==> run a <==
## ALU_TOP
module ALU_TOP 
#( parameter OP_DATA_WIDTH = 16 ,
             Arith_OUT_WIDTH = OP_DATA_WIDTH + OP_DATA_WIDTH ,            
             Logic_OUT_WIDTH = OP_DATA_WIDTH ,
             Shift_OUT_WIDTH = OP_DATA_WIDTH ,
             CMP_OUT_WIDTH = 3 
)
(
input  wire [OP_DATA_WIDTH-1:0]    A   ,
input  wire [OP_DATA_WIDTH-1:0]    B   ,
input  wire [3:0]                  ALU_FUNC ,
input  wire                        CLK ,
output wire [Arith_OUT_WIDTH-1:0]  Arith_OUT,
output wire                        Carry_OUT,
output wire                        Arith_Flag,
output wire [Logic_OUT_WIDTH-1:0]  Logic_OUT,
output wire                        Logic_Flag,
output wire [Shift_OUT_WIDTH-1:0]  Shift_OUT,
output wire                        Shift_Flag,
output wire [CMP_OUT_WIDTH-1:0]    CMP_OUT,
output wire                        CMP_Flag
);
Settings: LEC_CHECK=0, ABC_AREA=1, CAP_MARGIN=5, CELL_PAD_IN_SITES_DETAIL_PLACEMENT=1, CELL_PAD_IN_SITES_GLOBAL_PLACEMENT=3, CORE_ASPECT_RATIO=0.6, CORE_MARGIN=7, CORE_UTILIZATION=56, CTS_CLUSTER_DIAMETER=66, CTS_CLUSTER_SIZE=54, GPL_ROUTABILITY_DRIVEN=1, MAX_ROUTING_LAYER=met5, MIN_ROUTING_LAYER=met1, PLACE_DENSITY=0.93, SETUP_SLACK_MARGIN=0.1, SLEW_MARGIN=20, TNS_END_PERCENT=80; clock period 100.0 ns.
run.sh (not shown) runs the stock make flow with config.mk's settings and CLKGATE_MAP_FILE=.
==> inputs of run b, as changes to run a <==
- ABC_AREA: 1 -> default
- CAP_MARGIN: 5 -> 20
- CELL_PAD_IN_SITES_DETAIL_PLACEMENT: 1 -> default
- CELL_PAD_IN_SITES_GLOBAL_PLACEMENT: 3 -> default
- CORE_ASPECT_RATIO: 0.6 -> default
- CORE_MARGIN: 7 -> 2
- CORE_UTILIZATION: 56 -> 71
- CTS_CLUSTER_DIAMETER: 66 -> 112
- CTS_CLUSTER_SIZE: 54 -> 38
- GPL_ROUTABILITY_DRIVEN: 1 -> default
- HOLD_SLACK_MARGIN: default -> -0.02
- MAX_ROUTING_LAYER: met5 -> default
- PLACE_DENSITY: 0.93 -> default
- PLACE_DENSITY_LB_ADDON: default -> 0.06
- SETUP_SLACK_MARGIN: 0.1 -> -2.0
==> inputs of run c, as changes to run a <==
- CAP_MARGIN: 5 -> 20
- CELL_PAD_IN_SITES_DETAIL_PLACEMENT: 1 -> default
- CELL_PAD_IN_SITES_GLOBAL_PLACEMENT: 3 -> default
- CORE_ASPECT_RATIO: 0.6 -> default
- CORE_MARGIN: 7 -> 2
- CORE_UTILIZATION: 56 -> 57
- CTS_CLUSTER_DIAMETER: 66 -> default
- CTS_CLUSTER_SIZE: 54 -> default
- GPL_ROUTABILITY_DRIVEN: 1 -> default
- MAX_ROUTING_LAYER: met5 -> default
- MIN_ROUTING_LAYER: met1 -> default
- PLACE_DENSITY: 0.93 -> default
- PLACE_DENSITY_LB_ADDON: default -> 0.0
- SETUP_SLACK_MARGIN: 0.1 -> default
- TNS_END_PERCENT: 80 -> default
==> flow/constraint.sdc (replaced) <==
create_clock -name core_clock -period 142.0 [get_ports {CLK}]
set_input_delay 28.4000 -clock core_clock [delete_from_list [all_inputs] [get_ports {CLK}]]
set_output_delay 28.4000 -clock core_clock [all_outputs]
set_load 0.01 [all_outputs]
==> results_dict.tcl <==
# flow metrics
set metrics [dict create \
    status "timing/DRC/antenna clean" \
    ys_area_um2 35900 \
    top_cells_by_count "1,351 x nand2_1, 1,008 x inv_1, 546 x ha_1" \
    core_um2 61900 \
    initial_core_util 0.579 \
    synth.cellmix.compoundShare 0.164 \
    die_width_um 255 \
    most_common_cell "nand2_1" \
    ys_sh_adder 0.300 \
    top_area_frac 0.190 \
    die_y_um 255 \
    ys_seq_frac 0.0391 \
    mux_area_frac 0.000279 \
    xor_share 0.0757 \
    rows 91 \
    dieArea_um2 64900 \
]
(the above is from run c)
==> results_dict.tcl <==
# flow metrics
set metrics [dict create \
    maxCapViolCount 1 \
    finalMaxSlewViolations 2 \
    worst_slack_ns -2.80 \
    status "complete, but fails checks" \
    ys_sh_adder 0.317 \
    mux_area_frac 0.0467 \
    failed_checks "max-capacitance violations, max-slew violations, negative setup slack" \
    final-setup-viol-count 2 \
]
(the above is from run b)
==> results_dict.tcl <==
# flow metrics
set metrics [dict create \
    most_common_cell "nand2_1" \
    status "stopped before the end" \
    ys_sh_adder 0.300 \
    xor_share 0.0757 \
    core_um2 63000 \
    top_area_frac 0.190 \
    rows 71 \
    ys_area_um2 35900 \
    die_y_um 210 \
    top_cells_by_count "1,351 x nand2_1, 1,008 x inv_1, 546 x ha_1" \
    ys_seq_frac 0.0391 \
    initial_core_util 0.569 \
    flow.stopped_at "global placement without I/O (3_1_place_gp_skip_io)" \
    error_line "[ERROR GPL-0301] Utilization 137.463 % exceeds 100%." \
    die_width_um 341 \
]
(the above is from run a)

* * *

==> inputs of try-amber <==
==> flow/design.v <==
module Decoder (
input  wire [1:0] IN ,
output reg  [3:0] OUT
);
always @(*)
  begin
  OUT = 4'b0000 ;
    case (IN)
     2'b00 : OUT = 4'b0001 ;
     2'b01 : OUT = 4'b0010 ;          
     2'b10 : OUT = 4'b0100 ;     
     2'b11 : OUT = 4'b1000 ;     
   endcase
 end 
 endmodule
module ARITHMETIC_UNIT 
#( parameter IN_DATA_WIDTH = 16,
             OUT_DATA_WIDTH = 16
)
(
input  wire [IN_DATA_WIDTH-1:0]   A   ,
input  wire [IN_DATA_WIDTH-1:0]   B   ,
input  wire [1:0]                 ALU_FUNC ,
input  wire                       CLK ,
input  wire                       Arith_enable ,
output reg                        Carry_OUT,
output reg [OUT_DATA_WIDTH-1:0]   Arith_OUT,
output reg                        Arith_Flag
);
reg [OUT_DATA_WIDTH-1:0]  Arith_OUT_comb  ;
reg                       Arith_Flag_comb ;
wire                      Carry_OUT_comb  ;
always @ (posedge CLK)
 begin 
   Arith_OUT <= Arith_OUT_comb ;
   Carry_OUT <= Carry_OUT_comb ;
   Arith_Flag <= Arith_Flag_comb ;
	end
always @ (*)
 begin 
    Arith_OUT_comb = 1'b0 ;
    Arith_Flag_comb = 1'b0 ;
	if(Arith_enable)
      case (ALU_FUNC)
      2'b00 : begin
              Arith_OUT_comb = A + B ;
              Arith_Flag_comb = 1'b1 ;              
		      end
      2'b01 : begin
              Arith_OUT_comb = A - B ;
              Arith_Flag_comb = 1'b1 ;           
		      end
      2'b10 : begin
              Arith_OUT_comb = A * B ;
              Arith_Flag_comb = 1'b1 ;           
		      end
      2'b11 : begin
              Arith_OUT_comb = (B == 0) ? {IN_DATA_WIDTH{1'b1}} : A / B ;   
              Arith_Flag_comb = 1'b1 ;           
		      end
      endcase
	else
	 begin
      Arith_OUT_comb = 'b0 ;
      Arith_Flag_comb = 1'b0 ;
     end
 end
assign Carry_OUT_comb = Arith_OUT_comb [IN_DATA_WIDTH] ;
 endmodule
module LOGIC_UNIT 
#( parameter IN_DATA_WIDTH = 16 ,
             OUT_DATA_WIDTH = 16
)
(
input  wire [IN_DATA_WIDTH-1:0]  A   ,
input  wire [IN_DATA_WIDTH-1:0]  B   ,
input  wire [1:0]                ALU_FUNC ,
input  wire                      CLK ,
input  wire                      Logic_enable ,
output reg [OUT_DATA_WIDTH-1:0]  Logic_OUT,
output reg                       Logic_Flag
);
reg [OUT_DATA_WIDTH-1:0]  Logic_OUT_comb  ;
reg                       Logic_Flag_comb ;
always @ (posedge CLK)
 begin 
   Logic_OUT  <= Logic_OUT_comb ;
   Logic_Flag <= Logic_Flag_comb ;
	end
always @ (*)
 begin 
    Logic_OUT_comb = 1'b0 ;
    Logic_Flag_comb = 1'b0 ;
	if(Logic_enable)
      case (ALU_FUNC)
      2'b00 : begin
              Logic_OUT_comb = A & B ;
              Logic_Flag_comb = 1'b1 ;              
		      end
      2'b01 : begin
              Logic_OUT_comb = A | B ;
              Logic_Flag_comb = 1'b1 ;           
		      end
      2'b10 : begin
              Logic_OUT_comb = ~(A & B) ;
              Logic_Flag_comb = 1'b1 ;           
		      end
      2'b11 : begin
              Logic_OUT_comb = ~(A | B) ;
              Logic_Flag_comb = 1'b1 ;           
		      end
      endcase
	else
	 begin
      Logic_OUT_comb = 1'b0 ;
      Logic_Flag_comb = 1'b0 ;
     end
 end
 endmodule
module SHIFT_UNIT 
#( parameter IN_DATA_WIDTH = 16 ,
             OUT_DATA_WIDTH = 16
)
(
input  wire [IN_DATA_WIDTH-1:0]  A   ,
input  wire [IN_DATA_WIDTH-1:0]  B   ,
input  wire [1:0]                ALU_FUNC ,
input  wire                      CLK ,
input  wire                      Shift_enable ,
output reg  [OUT_DATA_WIDTH-1:0] Shift_OUT,
output reg                       Shift_Flag
);
reg [OUT_DATA_WIDTH-1:0]  Shift_OUT_comb  ;
reg                       Shift_Flag_comb ;
always @ (posedge CLK)
 begin 
   Shift_OUT  <= Shift_OUT_comb ;
   Shift_Flag <= Shift_Flag_comb ;
	end
always @ (*)
 begin 
    Shift_OUT_comb = 1'b0 ;
    Shift_Flag_comb = 1'b0 ;
	if(Shift_enable)
      case (ALU_FUNC)
      2'b00 : begin
              Shift_OUT_comb = A >> 1  ;
              Shift_Flag_comb = 1'b1 ;              
		      end
      2'b01 : begin
              Shift_OUT_comb = A << 1 ;
              Shift_Flag_comb = 1'b1 ;           
		      end
      2'b10 : begin
              Shift_OUT_comb = B >> 1 ;
              Shift_Flag_comb = 1'b1 ;           
		      end
      2'b11 : begin
              Shift_OUT_comb = B << 1 ;
              Shift_Flag_comb = 1'b1 ;           
		      end
      endcase
	else
	 begin
      Shift_OUT_comb = 1'b0 ;
      Shift_Flag_comb = 1'b0 ;
     end
 end
 endmodule
module CMP_UNIT 
#( parameter IN_DATA_WIDTH  = 16,
             OUT_DATA_WIDTH = 16
)
(
input  wire [IN_DATA_WIDTH-1:0]   A   ,
input  wire [IN_DATA_WIDTH-1:0]   B   ,
input  wire [1:0]                 ALU_FUNC ,
input  wire                       CLK ,
input  wire                       CMP_enable ,
output reg  [OUT_DATA_WIDTH-1:0]  CMP_OUT ,
output reg                        CMP_Flag
);
reg [OUT_DATA_WIDTH-1:0]  CMP_OUT_comb  ;
reg                       CMP_Flag_comb ;
always @ (posedge CLK)
 begin 
   CMP_OUT  <= CMP_OUT_comb ;
   CMP_Flag <= CMP_Flag_comb ;
	end
always @ (*)
 begin 
    CMP_OUT_comb = 1'b0 ;
    CMP_Flag_comb = 1'b0 ;
	if(CMP_enable)
      case (ALU_FUNC)
      2'b00 : begin
              CMP_OUT_comb = 'b0  ;
              CMP_Flag_comb = 1'b1 ;              
		      end
      2'b01 : begin
              CMP_Flag_comb = 1'b1 ;  
              if (A==B)
                CMP_OUT_comb = 'b1;
              else
                CMP_OUT_comb = 'b0;			  
		      end
      2'b10 : begin
              CMP_Flag_comb = 1'b1 ;  
              if (A>B)
                CMP_OUT_comb = 'b10;
              else
                CMP_OUT_comb = 'b0;			  
		      end
      2'b11 : begin
              CMP_Flag_comb = 1'b1 ; 
              if (A<B)
                CMP_OUT_comb = 'b11;
              else
                CMP_OUT_comb = 'b0;			  
		      end
      endcase
	else
	 begin
      CMP_OUT_comb = 'b0 ;
      CMP_Flag_comb = 1'b0 ;
     end
 end
 endmodule
module ALU_TOP 
#( parameter OP_DATA_WIDTH = 16 ,
             Arith_OUT_WIDTH = OP_DATA_WIDTH + OP_DATA_WIDTH ,            
             Logic_OUT_WIDTH = OP_DATA_WIDTH ,
             Shift_OUT_WIDTH = OP_DATA_WIDTH ,
             CMP_OUT_WIDTH = 3 
)
(
input  wire [OP_DATA_WIDTH-1:0]    A   ,
input  wire [OP_DATA_WIDTH-1:0]    B   ,
input  wire [3:0]                  ALU_FUNC ,
input  wire                        CLK ,
output wire [Arith_OUT_WIDTH-1:0]  Arith_OUT,
output wire                        Carry_OUT,
output wire                        Arith_Flag,
output wire [Logic_OUT_WIDTH-1:0]  Logic_OUT,
output wire                        Logic_Flag,
output wire [Shift_OUT_WIDTH-1:0]  Shift_OUT,
output wire                        Shift_Flag,
output wire [CMP_OUT_WIDTH-1:0]    CMP_OUT,
output wire                        CMP_Flag
);
wire                  CMP_enable ;
wire                  Shift_enable ;
wire                  Logic_enable ;
wire                  Arith_enable ;
Decoder U0 (
.IN(ALU_FUNC[3:2]),
.OUT({Shift_enable,CMP_enable,Logic_enable,Arith_enable})
);
ARITHMETIC_UNIT # ( .IN_DATA_WIDTH(OP_DATA_WIDTH), .OUT_DATA_WIDTH(Arith_OUT_WIDTH)) U0_ARITHMETIC_UNIT (
.A(A),
.B(B),
.ALU_FUNC(ALU_FUNC[1:0]),
.CLK(CLK),
.Arith_enable(Arith_enable),
.Arith_OUT(Arith_OUT),
.Carry_OUT(Carry_OUT),
.Arith_Flag(Arith_Flag)
);
LOGIC_UNIT # ( .IN_DATA_WIDTH(OP_DATA_WIDTH), .OUT_DATA_WIDTH(Logic_OUT_WIDTH)) U0_LOGIC_UNIT (
.A(A),
.B(B),
.ALU_FUNC(ALU_FUNC[1:0]),
.CLK(CLK),
.Logic_enable(Logic_enable),
.Logic_OUT(Logic_OUT),
.Logic_Flag(Logic_Flag)
);
SHIFT_UNIT # ( .IN_DATA_WIDTH(OP_DATA_WIDTH), .OUT_DATA_WIDTH(Shift_OUT_WIDTH)) U0_SHIFT_UNIT (
.A(A),
.B(B),
.ALU_FUNC(ALU_FUNC[1:0]),
.CLK(CLK),
.Shift_enable(Shift_enable),
.Shift_OUT(Shift_OUT),
.Shift_Flag(Shift_Flag)
);
CMP_UNIT # ( .IN_DATA_WIDTH(OP_DATA_WIDTH), .OUT_DATA_WIDTH(CMP_OUT_WIDTH)) U0_CMP_UNIT (
.A(A),
.B(B),
.ALU_FUNC(ALU_FUNC[1:0]),
.CLK(CLK),
.CMP_enable(CMP_enable),
.CMP_OUT(CMP_OUT),
.CMP_Flag(CMP_Flag)
);
endmodule
==> flow/run.sh <==
#!/bin/bash
# the make line also repeats each setting of config.mk as NAME=value (left out here)
make -C /OpenROAD-flow-scripts/flow DESIGN_CONFIG=/design/flow/config.mk WORK_HOME=/design/flow/orfs CLKGATE_MAP_FILE= finish
==> flow/config.mk <==
export PLATFORM = sky130hd
export DESIGN_NAME = ALU_TOP
export DESIGN_NICKNAME = ALU_TOP
export VERILOG_FILES = /design/flow/design.v
export SDC_FILE = /design/flow/constraint.sdc
export NUM_CORES = 4
export LEC_CHECK = 0
export CAP_MARGIN = 5
export CELL_PAD_IN_SITES_DETAIL_PLACEMENT = 1
export CELL_PAD_IN_SITES_GLOBAL_PLACEMENT = 3
export CORE_MARGIN = 7
export CORE_UTILIZATION = 56
export CTS_CLUSTER_DIAMETER = 66
export CTS_CLUSTER_SIZE = 54
export GPL_ROUTABILITY_DRIVEN = 1
export MAX_ROUTING_LAYER = met5
export MIN_ROUTING_LAYER = met1
export PLACE_DENSITY = 0.93
export SETUP_SLACK_MARGIN = 0.1
export SLEW_MARGIN = 20
export TNS_END_PERCENT = 80
==> flow/constraint.sdc <==
create_clock -name core_clock -period 100.0 [get_ports {CLK}]
set_input_delay 20.0000 -clock core_clock [delete_from_list [all_inputs] [get_ports {CLK}]]
set_output_delay 20.0000 -clock core_clock [all_outputs]
set_load 0.01 [all_outputs]
==> try-delta (differences from try-amber) <==
==> flow/config.mk (replaced) <==
export PLATFORM = sky130hd
export DESIGN_NAME = ALU_TOP
export DESIGN_NICKNAME = ALU_TOP
export VERILOG_FILES = /design/flow/design.v
export SDC_FILE = /design/flow/constraint.sdc
export NUM_CORES = 4
export LEC_CHECK = 0
export CAP_MARGIN = 0
export CORE_MARGIN = 2
export CORE_UTILIZATION = 70
export CTS_CLUSTER_DIAMETER = 354
export CTS_CLUSTER_SIZE = 32
export MAX_ROUTING_LAYER = met4
export SLEW_MARGIN = 20
==> flow/constraint.sdc (replaced) <==
create_clock -name core_clock -period 92.6 [get_ports {CLK}]
set_input_delay 18.5200 -clock core_clock [delete_from_list [all_inputs] [get_ports {CLK}]]
set_output_delay 18.5200 -clock core_clock [all_outputs]
set_load 0.01 [all_outputs]
==> try-indigo (differences from try-amber) <==
==> flow/config.mk (replaced) <==
export PLATFORM = sky130hd
export DESIGN_NAME = ALU_TOP
export DESIGN_NICKNAME = ALU_TOP
export VERILOG_FILES = /design/flow/design.v
export SDC_FILE = /design/flow/constraint.sdc
export NUM_CORES = 4
export LEC_CHECK = 0
export CAP_MARGIN = 20
export CORE_MARGIN = 2
export CORE_UTILIZATION = 63
export CTS_CLUSTER_DIAMETER = 112
export CTS_CLUSTER_SIZE = 38
export HOLD_SLACK_MARGIN = 0.14
export MIN_ROUTING_LAYER = met1
export SETUP_SLACK_MARGIN = 0.1
export SLEW_MARGIN = 20
export TNS_END_PERCENT = 80
==> flow/constraint.sdc (replaced) <==
create_clock -name core_clock -period 95.1 [get_ports {CLK}]
set_input_delay 19.0200 -clock core_clock [delete_from_list [all_inputs] [get_ports {CLK}]]
set_output_delay 19.0200 -clock core_clock [all_outputs]
set_load 0.01 [all_outputs]
==> comparison table <==
| quantity | try-delta | try-indigo | try-amber |
|---|---|---|---|
| Sink Count | 70 | 70 | - |
| GPL Wtd Cong | 1.06 | 0.993 | - |
| Outcome | stopped before the end | finished with violations | stopped before the end |
| Stage where the flow stopped | global routing (5_1_grt) | - | global placement without I/O (3_1_place_gp_skip_io) |
| Reasons for failing layout checks | - | negative setup slack | - |
| Hold-fix buffers at CTS | 0 | 0 | - |
| Area enclosed by the die boundary | 50200 um2 | 55700 um2 | 67600 um2 |
| Bufs on Longest Clock Path | 2 | 2 | - |
| Depth of the CTS H-tree | 3 | 3 | - |
| Root buffer selected by CTS | clkbuf_16 | clkbuf_16 | - |
| Total number of placement rows | 80 | 85 | 90 |
| I/O Buffers | 107 | 107 | - |
| Floorplan Utilization | 71.0% | 63.4% | 56.4% |
| Placement Cell Area | 43200 um2 | 38500 um2 | - |
| Placed insts | 6054 | 5494 | - |
